## P
==> flow/design.v (excerpt) <==
module battleship(
input wire clk,
input wire rst,  
input wire ARDUINO_A0,    
input wire ARDUINO_A1,    
input wire ARDUINO_A2,    
input wire ARDUINO_A3,    
output reg ARDUINO_IO0,   
output reg ARDUINO_IO1,   
output reg ARDUINO_IO2,   
output reg ARDUINO_IO6,   
output reg ARDUINO_IO7,   
output reg ARDUINO_IO8,   
output reg ARDUINO_IO9,   
output reg ARDUINO_IO10,  
output reg ARDUINO_IO11,  
output reg ARDUINO_A4,  
output reg ARDUINO_A5,  
output reg PMOD1_D0_P,  
output reg PMOD1_D0_N,  
output reg PMOD1_D1_P,  
output reg PMOD1_D1_N,  
output reg PMOD1_D2_P,  
output reg PMOD1_D2_N,  
output reg PMOD2_D0_P,  
output reg PMOD2_D0_N,  
output reg PMOD2_D1_P,  
output reg PMOD2_D2_P,  
output reg PMOD2_D2_N,  
output reg PMOD2_D3_P,  
output reg ARDUINO_IO3,   
output reg ARDUINO_IO4,   
output reg ARDUINO_IO5    
);
Settings: LEC_CHECK=0, ABC_AREA=1, CAP_MARGIN=20, CELL_PAD_IN_SITES_GLOBAL_PLACEMENT=3, CORE_ASPECT_RATIO=0.83, CORE_MARGIN=7, CORE_UTILIZATION=40, GPL_TIMING_DRIVEN=0, MIN_ROUTING_LAYER=met1, PLACE_DENSITY_LB_ADDON=0.14, SLEW_MARGIN=35, TNS_END_PERCENT=35; clock period 4.3 ns.
run.sh (not shown) runs the stock make flow with config.mk's settings and CLKGATE_MAP_FILE=.
Status: P FAILED at 3_1_place_gp_skip_io (tool error)
diff inputs: P => Q
Settings: a deleted MIN_ROUTING_LAYER that had been met1; a change of CORE_MARGIN from 7 to 2; a deleted PLACE_DENSITY_LB_ADDON that had been 0.14; a deleted GPL_TIMING_DRIVEN that had been 0; a change of CORE_UTILIZATION from 40 to 64; a deleted CORE_ASPECT_RATIO that had been 0.83; a deleted TNS_END_PERCENT that had been 35; a change of SLEW_MARGIN from 35 to 20; a deleted CELL_PAD_IN_SITES_GLOBAL_PLACEMENT that had been 3; a change of the clock period (ns, I/O delays scaled along) from 4.3 to 2.91.
Findings:
- P -> Q: number of nets at floorplan delta 0, exact match
- Delta (Q minus P): simple-gate share of the synthesized area barely changed, xor and xnor fraction of the mapped netlist area now sits at about the same level, width of the chip down 59 µm, height of the die went down 18%.
- Total number of placement rows of Q falls short of that of P by more than 10%.
- On post-synthesis adder-cell area fraction, Q and P are neck and neck.
- The flow ran to completion for all of Q and P but P, which stopped partway.
- To summarise Q: no stage aborted, but the layout did not pass its checks, failing on negative setup slack.
- For P, the flow was terminated by a tool error in 3_1_place_gp_skip_io and produced no final design.
- Comparing P against Q, there is no change at all in post-synthesis cell count.
- Against P, die area in Q fell by more than a quarter.
- The final reports for Q and P show initial core utilization higher in the former.
### Q -> R
Settings: CORE_UTILIZATION: 64 -> 32; ABC_AREA: 1 -> unset; the clock period (ns, I/O delays scaled along): 2.91 -> 5.26.
## What came out
Per-instance average area after synthesis: R vs Q up 1.4 µm²
Summary of R over Q: final RePlAce weighted congestion went down 9.1%; number of combinational gates with multiple inputs fell by 161; sequential cell area share picked up an extra 3.7 points; worst-skew pair later-pin latency flat.
Diff R and Q: fmax lower in R
Across Q and R, a clean result was obtained everywhere but in Q.
Completing all stages was not enough for Q: its layout failed the final checks because of negative setup slack.
Looking at total power, R sits below Q.
Against Q, worst-case setup margin in the final layout in R came out better.
In R, the yosys stat chip area came out about 7% below the value in Q.
Where worst hold slack is concerned, Q is outperformed by R.
Layout overhead on the synthesized area ends up higher on Q.
Inputs modified between R and S:
Settings: changing CORE_UTILIZATION from 32 to 40; changing the clock period (ns, I/O delays scaled along) from 5.26 to 4.35.
### Flow results
- S: no failed stages, no open violations at the end
- [S] die size fell about 20% relative to R
- Compared S vs R, and met2 track demand over resource in global routing is up in S.
- Between R and S, total length of routed met2 wires increased.
The inputs of T differ from those of S as listed below.
Settings: ABC_AREA: unset -> 1; CORE_UTILIZATION: 40 -> 64; the clock period (ns, I/O delays scaled along): 4.35 -> 3.28.
## What came out
Compared with S, T shows a lower setup slack of the most critical reg-to-reg path.
Re total cell area reported by yosys after synthesis: T is 7.6% up on S.
Count of cells along the worst register-to-register path (lower): S
Compared with S, T has less setup slack.
Detailed-routed wire length on met3 ends up lower on S.

* * *

== zinc ==
Starting RTL as in the previous note.
Settings: LEC_CHECK=0, ABC_AREA=1, CAP_MARGIN=20, CORE_MARGIN=2, CORE_UTILIZATION=72, HOLD_SLACK_MARGIN=-0.1, PLACE_DENSITY=0.91, SLEW_MARGIN=20, TNS_END_PERCENT=5; clock period 2.62 ns.
The layout from zinc, despite a flow that completed every stage, fails the layout checks, with the failing checks listed as negative setup slack.
## Diff of input files: lagoon against zinc
- PLACE_DENSITY no longer set, was 0.91
- ABC_AREA no longer set, was 1
- TNS_END_PERCENT no longer set, was 5
- the clock period (ns, I/O delays scaled along) now 3.43, was 2.62
## What came out
- | lagoon | all stages done | FAIL | negative setup slack |
- The end of the critical path comes out gameLogicState[3] in one run and playerTwoSHIPSBoard[1][0] in the other, namely in zinc and lagoon respectively.
- zinc → lagoon: power shows a reduction of 22%, buffer and inverter count on the worst path shows a reduction of 1, synthesis area per yosys shows a reduction of 730 µm².
#### Input delta (garnet over lagoon)
- putting PLACE_DENSITY_LB_ADDON at 0.04 where nothing was set
- putting ABC_AREA at 1 where nothing was set
- swapping 3.43 for 3.0 in the clock period (ns, I/O delays scaled along)
Notes after the runs:
The flow completed for garnet, but it is not clean: the layout still shows negative setup slack. In the reports for garnet and lagoon, the smaller die outline height belongs to lagoon. garnet does worse than lagoon on wire length. The final reports for garnet and lagoon show post-route minimum period lower in the former. Of the two candidates, lagoon has the better final-layout worst hold slack and garnet the worse one. garnet reports its capture point of the critical path as playerOneSHIPSBoard[4][0] while lagoon reports playerTwoSHIPSBoard[1][0]. garnet ends up with a post-route fraction of the period consumed by the critical path that is 0.39 points higher than in lagoon. Number of gates on the worst path with buffers counted, garnet and lagoon: smaller value in lagoon. On global-route met1 utilization: between garnet and lagoon, it ends up lower for lagoon. garnet ended with more post-place setup slack than lagoon. Share of flip-flops with an asynchronous set or reset after synthesis: lagoon vs garnet, no meaningful difference. Compared with lagoon, garnet is hungrier on power.
diff inputs: garnet => ember
- setting SETUP_SLACK_MARGIN to 0.71 for the first time
- removing PLACE_DENSITY_LB_ADDON (formerly 0.04)
- setting TNS_END_PERCENT to 5 for the first time
- setting PLACE_DENSITY to 0.91 for the first time
- changing the clock period (ns, I/O delays scaled along) from 3.0 to 2.44
Findings:
- Completing all stages was not enough for garnet: its layout failed the final checks because of negative setup slack.
- The flow ended early for ember: it failed with a tool error in global routing (5_1_grt).
- ember: buffer count from post-CTS setup fixing 3 above garnet
- As far as count of unique library cells instantiated by Yosys goes, ember and garnet are indistinguishable; the numbers are identical.
- Comparing ember against garnet, there is no change at all in clock sink total.
- Instance count of the mapped netlist came out exactly the same in ember and garnet.
Inputs modified between ember and cedar:
- CORE_ASPECT_RATIO now 1.46, previously not set
- TNS_END_PERCENT no longer set, was 5
- SETUP_SLACK_MARGIN no longer set, was 0.71
- PLACE_DENSITY no longer set, was 0.91
- HOLD_SLACK_MARGIN no longer set, was -0.1
- the clock period (ns, I/O delays scaled along) now 3.41, was 2.44
Notes after the runs:
- cedar completed every stage of the flow, and the final layout passed the timing, DRC and antenna checks.
- ember → cedar: core outline area picked up an extra about 2%; core utilization before placement went down; placement-stage worst setup slack picked up an extra 0.49 ns.

* * *

battleship again, from the RTL that the note above started with.
Design battleship, start of the top module:
module battleship(
input wire clk,
input wire rst,  
input wire ARDUINO_A0,    
input wire ARDUINO_A1,    
input wire ARDUINO_A2,    
input wire ARDUINO_A3,    
output reg ARDUINO_IO0,   
output reg ARDUINO_IO1,   
output reg ARDUINO_IO2,   
output reg ARDUINO_IO6,   
output reg ARDUINO_IO7,   
output reg ARDUINO_IO8,   
output reg ARDUINO_IO9,   
output reg ARDUINO_IO10,  
output reg ARDUINO_IO11,  
output reg ARDUINO_A4,  
output reg ARDUINO_A5,  
output reg PMOD1_D0_P,  
output reg PMOD1_D0_N,  
output reg PMOD1_D1_P,  
output reg PMOD1_D1_N,  
output reg PMOD1_D2_P,  
output reg PMOD1_D2_N,  
output reg PMOD2_D0_P,  
output reg PMOD2_D0_N,  
output reg PMOD2_D1_P,  
output reg PMOD2_D2_P,  
output reg PMOD2_D2_N,  
output reg PMOD2_D3_P,  
output reg ARDUINO_IO3,   
output reg ARDUINO_IO4,   
output reg ARDUINO_IO5    
);
reg makeBoards;
reg make2DArray;
reg [7:0] playerOneBoard [0:2][0:2];     
reg [1:0] a;  
reg [1:0] b;  
reg [7:0] playerOneSHIPSBoard [0:2][0:2];  
reg [1:0] c;  
reg [1:0] d;  
reg [2:0] numShipsP1;
reg [2:0] hitsP1;
reg [7:0] playerTwoBoard [0:2][0:2];  
reg [1:0] e;  
reg [1:0] f;  
reg [7:0] playerTwoSHIPSBoard [0:2][0:2];  
reg [1:0] g;  
reg [1:0] h;  
reg [2:0] numShipsP2;
reg [2:0] hitsP2;
reg [2:0] playerTurn;
integer i, j;  
reg [3:0] nineStates; 
reg [3:0] nineStates2;
reg [5:0] gameLogicState;
reg [2:0] inputRow;  
reg [2:0] inputCol;  
reg [26:0] customCounter;  
reg customClk; 
reg [26:0] oneSecondCounter;  
reg oneSecondClk; 
reg [1:0] turnOnFirstBoard;
reg [1:0] turnOnSecondBoard;
localparam [26:0] DISP_DIV = 27'd24;
localparam [26:0] GAME_DIV = 27'd1249;
wire customTick    = (customCounter == DISP_DIV) && (customClk == 1'b0);
  ...
Settings: LEC_CHECK=0, CAP_MARGIN=20, CORE_MARGIN=2, CORE_UTILIZATION=64, SETUP_SLACK_MARGIN=0.9, SLEW_MARGIN=20; clock period 3.43 ns.
The starting point finished but fails on negative setup slack.
Edit:
CORE_UTILIZATION = 71   (was 64)
SETUP_SLACK_MARGIN = default   (was 0.9)
clock period = 4.35 ns   (was 3.43 ns; I/O delays follow)
Outcome:
- The changed run finished clean
- synthesized cell count does not change
- sequential share of layout area goes up by 5.3 points
- global-route usage went up by 2.2 points
Power and IR drop assume default switching activity.
